==> branch violet <==
==> flow/design.v (excerpt) <==
module Circle_Area_Calculator(clk, rst, radius, area);
  input wire clk, rst;
  input wire [31:0] radius;
  output reg [31:0] area;
  wire [31:0] Square_radius, Result;
  parameter Pi = 32'b01000000010010010000111111010000;
  FloatMultiplier_rounding FM0(.Multiplicand(radius), .Multiplier(radius), .Result(Square_radius));
  FloatMultiplier_rounding FM1(.Multiplicand(Square_radius), .Multiplier(Pi), .Result(Result));
  always @(posedge clk) begin
	if(rst) begin
		area[31:0] <= 1'b0;
	end else begin
		area[31:0] <= Result[31:0];
	end
  end
endmodule
make LEC_CHECK=0 CAP_MARGIN=20 CELL_PAD_IN_SITES_DETAIL_PLACEMENT=2 CORE_ASPECT_RATIO=1.71 CORE_MARGIN=2 CORE_UTILIZATION=40 CTS_CLUSTER_SIZE=94 GPL_TIMING_DRIVEN=0 MAX_ROUTING_LAYER=met4 MIN_ROUTING_LAYER=met2 SETUP_SLACK_MARGIN=2.1 SLEW_MARGIN=20 finish   # period 18.3 ns
run.sh (not shown) runs the stock make flow with config.mk's settings and CLKGATE_MAP_FILE=.
==> inputs of branch xenon, as changes to branch violet <==
Settings changed: CELL_PAD_IN_SITES_DETAIL_PLACEMENT 2 to not set, CORE_ASPECT_RATIO 1.71 to not set, CORE_UTILIZATION 40 to 58, CTS_CLUSTER_SIZE 94 to not set, GPL_TIMING_DRIVEN 0 to not set, MAX_ROUTING_LAYER met4 to not set, MIN_ROUTING_LAYER met2 to not set, SETUP_SLACK_MARGIN 2.1 to not set.
==> flow/constraint.sdc (replaced) <==
create_clock -name core_clock -period 19.7 [get_ports {clk}]
set_input_delay 3.9400 -clock core_clock [delete_from_list [all_inputs] [get_ports {clk}]]
set_output_delay 3.9400 -clock core_clock [all_outputs]
set_load 0.01 [all_outputs]
==> inputs of branch fjord, as changes to branch violet <==
Settings changed: CELL_PAD_IN_SITES_DETAIL_PLACEMENT 2 to not set, CORE_ASPECT_RATIO 1.71 to not set, CORE_UTILIZATION 40 to 32, CTS_CLUSTER_SIZE 94 to not set, GPL_TIMING_DRIVEN 0 to not set, MAX_ROUTING_LAYER met4 to not set, MIN_ROUTING_LAYER met2 to not set, SETUP_SLACK_MARGIN 2.1 to not set.
==> flow/constraint.sdc (replaced) <==
create_clock -name core_clock -period 45.4 [get_ports {clk}]
set_input_delay 9.0800 -clock core_clock [delete_from_list [all_inputs] [get_ports {clk}]]
set_output_delay 9.0800 -clock core_clock [all_outputs]
set_load 0.01 [all_outputs]
==> flow_metrics.tcl <==
# flow metrics
set metrics [dict create \
    error "[ERROR GRT-0116] Global routing finished with congestion. Check the congestion regions in the DRC Viewer." \
    fp_util_pct 40.2 \
    grt-ovfl-total 683 \
    stop_stage "global routing" \
    grt_use_met1_pct 0 \
    status "aborted with a tool error" \
    dpl_cell_area_sq_um 34700 \
    die_w_microns 221 \
    gp_congestion 1.10 \
    dp.cells 5396 \
    post_cts.resized_instances 404 \
    cts_setup_buffers 133 \
    place_hpwl_mm 141 \
    die.size.y_microns 375 \
]
Source of the figures above: branch violet

==> flow_metrics.tcl <==
# yosys + openroad results
set metrics [dict create \
    status "finished clean" \
    fp_util_pct 32.3 \
    drtPass1Iterations 5 \
    grt-ovfl-total 0 \
    dp.cells 5594 \
    die_w_microns 321 \
    gp_congestion 0.878 \
    busiest_layer "met2" \
    post_cts.resized_instances 0 \
    grt_use_met1_pct 22.2 \
    clkTransAtPathRegs_ns 0.05 \
    place_hpwl_mm 70.5 \
    die.size.y_microns 321 \
    worstSetupStartpointType "primary input" \
    mux_area_share_pct 0.609 \
]
Source of the figures above: branch fjord

==> flow_metrics.tcl <==
# yosys + openroad results
set metrics [dict create \
    status "finished with violations" \
    so.violations "negative setup slack" \
    dp.cells 6581 \
    cts_setup_buffers 103 \
    grt_use_met1_pct 43.7 \
    setup_ws_ns -6.85 \
    post_cts.resized_instances 142 \
    fp_util_pct 58.7 \
    wl_per_cell_microns 18.5 \
    die.size.y_microns 240 \
    row_count 86 \
    gp_congestion 0.936 \
    clock_path_buffers 2 \
    setup_viol 31 \
    die_w_microns 240 \
]
Source of the figures above: branch xenon


========
==> run E <==
Circle_Area_Calculator again, from the RTL that the note above started with.
==> flow/config.mk <==
export PLATFORM = sky130hd
export DESIGN_NAME = Circle_Area_Calculator
export DESIGN_NICKNAME = Circle_Area_Calculator
export VERILOG_FILES = /design/flow/design.v
export SDC_FILE = /design/flow/constraint.sdc
export NUM_CORES = 4
export LEC_CHECK = 0
export ABC_AREA = 1
export CAP_MARGIN = 20
export CELL_PAD_IN_SITES_DETAIL_PLACEMENT = 2
export CORE_ASPECT_RATIO = 0.99
export CORE_MARGIN = 3
export CORE_UTILIZATION = 40
export CTS_CLUSTER_DIAMETER = 357
export CTS_CLUSTER_SIZE = 20
export GPL_ROUTABILITY_DRIVEN = 0
export PLACE_DENSITY_LB_ADDON = 0.24
export SETUP_SLACK_MARGIN = 4.29
export SLEW_MARGIN = 20
export TNS_END_PERCENT = 85
==> flow/constraint.sdc <==
create_clock -name core_clock -period 30.0 [get_ports {clk}]
set_input_delay 6.0000 -clock core_clock [delete_from_list [all_inputs] [get_ports {clk}]]
set_output_delay 6.0000 -clock core_clock [all_outputs]
set_load 0.01 [all_outputs]
==> run Y: changes against run E <==
ABC_AREA = 0   (was 1)
CELL_PAD_IN_SITES_DETAIL_PLACEMENT = default   (was 2)
CORE_ASPECT_RATIO = default   (was 0.99)
CORE_MARGIN = 2   (was 3)
CORE_UTILIZATION = 49   (was 40)
CTS_CLUSTER_DIAMETER = 105   (was 357)
CTS_CLUSTER_SIZE = 99   (was 20)
GPL_ROUTABILITY_DRIVEN = default   (was 0)
HOLD_SLACK_MARGIN = 0.28   (was default)
PLACE_DENSITY = 0.81   (was default)
PLACE_DENSITY_LB_ADDON = default   (was 0.24)
SETUP_SLACK_MARGIN = default   (was 4.29)
TNS_END_PERCENT = 10   (was 85)
==> run A: changes against run E <==
CELL_PAD_IN_SITES_DETAIL_PLACEMENT = default   (was 2)
CORE_ASPECT_RATIO = default   (was 0.99)
CORE_MARGIN = 2   (was 3)
CORE_UTILIZATION = 68   (was 40)
CTS_CLUSTER_DIAMETER = default   (was 357)
CTS_CLUSTER_SIZE = default   (was 20)
GPL_ROUTABILITY_DRIVEN = default   (was 0)
PLACE_DENSITY_LB_ADDON = default   (was 0.24)
SETUP_SLACK_MARGIN = default   (was 4.29)
TNS_END_PERCENT = 5   (was 85)
==> flow/constraint.sdc (replaced) <==
create_clock -name core_clock -period 24.5 [get_ports {clk}]
set_input_delay 4.9000 -clock core_clock [delete_from_list [all_inputs] [get_ports {clk}]]
set_output_delay 4.9000 -clock core_clock [all_outputs]
set_load 0.01 [all_outputs]
==> run C: changes against run E <==
ABC_AREA = default   (was 1)
CORE_ASPECT_RATIO = default   (was 0.99)
CTS_CLUSTER_DIAMETER = default   (was 357)
GPL_ROUTABILITY_DRIVEN = default   (was 0)
HOLD_SLACK_MARGIN = 0.14   (was default)
PLACE_DENSITY_LB_ADDON = 0.05   (was 0.24)
SETUP_SLACK_MARGIN = default   (was 4.29)
TNS_END_PERCENT = default   (was 85)
==> comparison <==
- Between run C and run E, the lower synthesized area is in run C (gap about 0.54%, measured against run E).
- Die area: run E > run C > run Y > run A.
- Run E failed in 4_1_cts. Run Y passed the timing, design-rule and antenna checks. Run C did not get past 5_1_grt with ODB-0269. Run A stopped in 5_1_grt.
- In run C the synthesized cell count is lower than in run A, by about 15%.
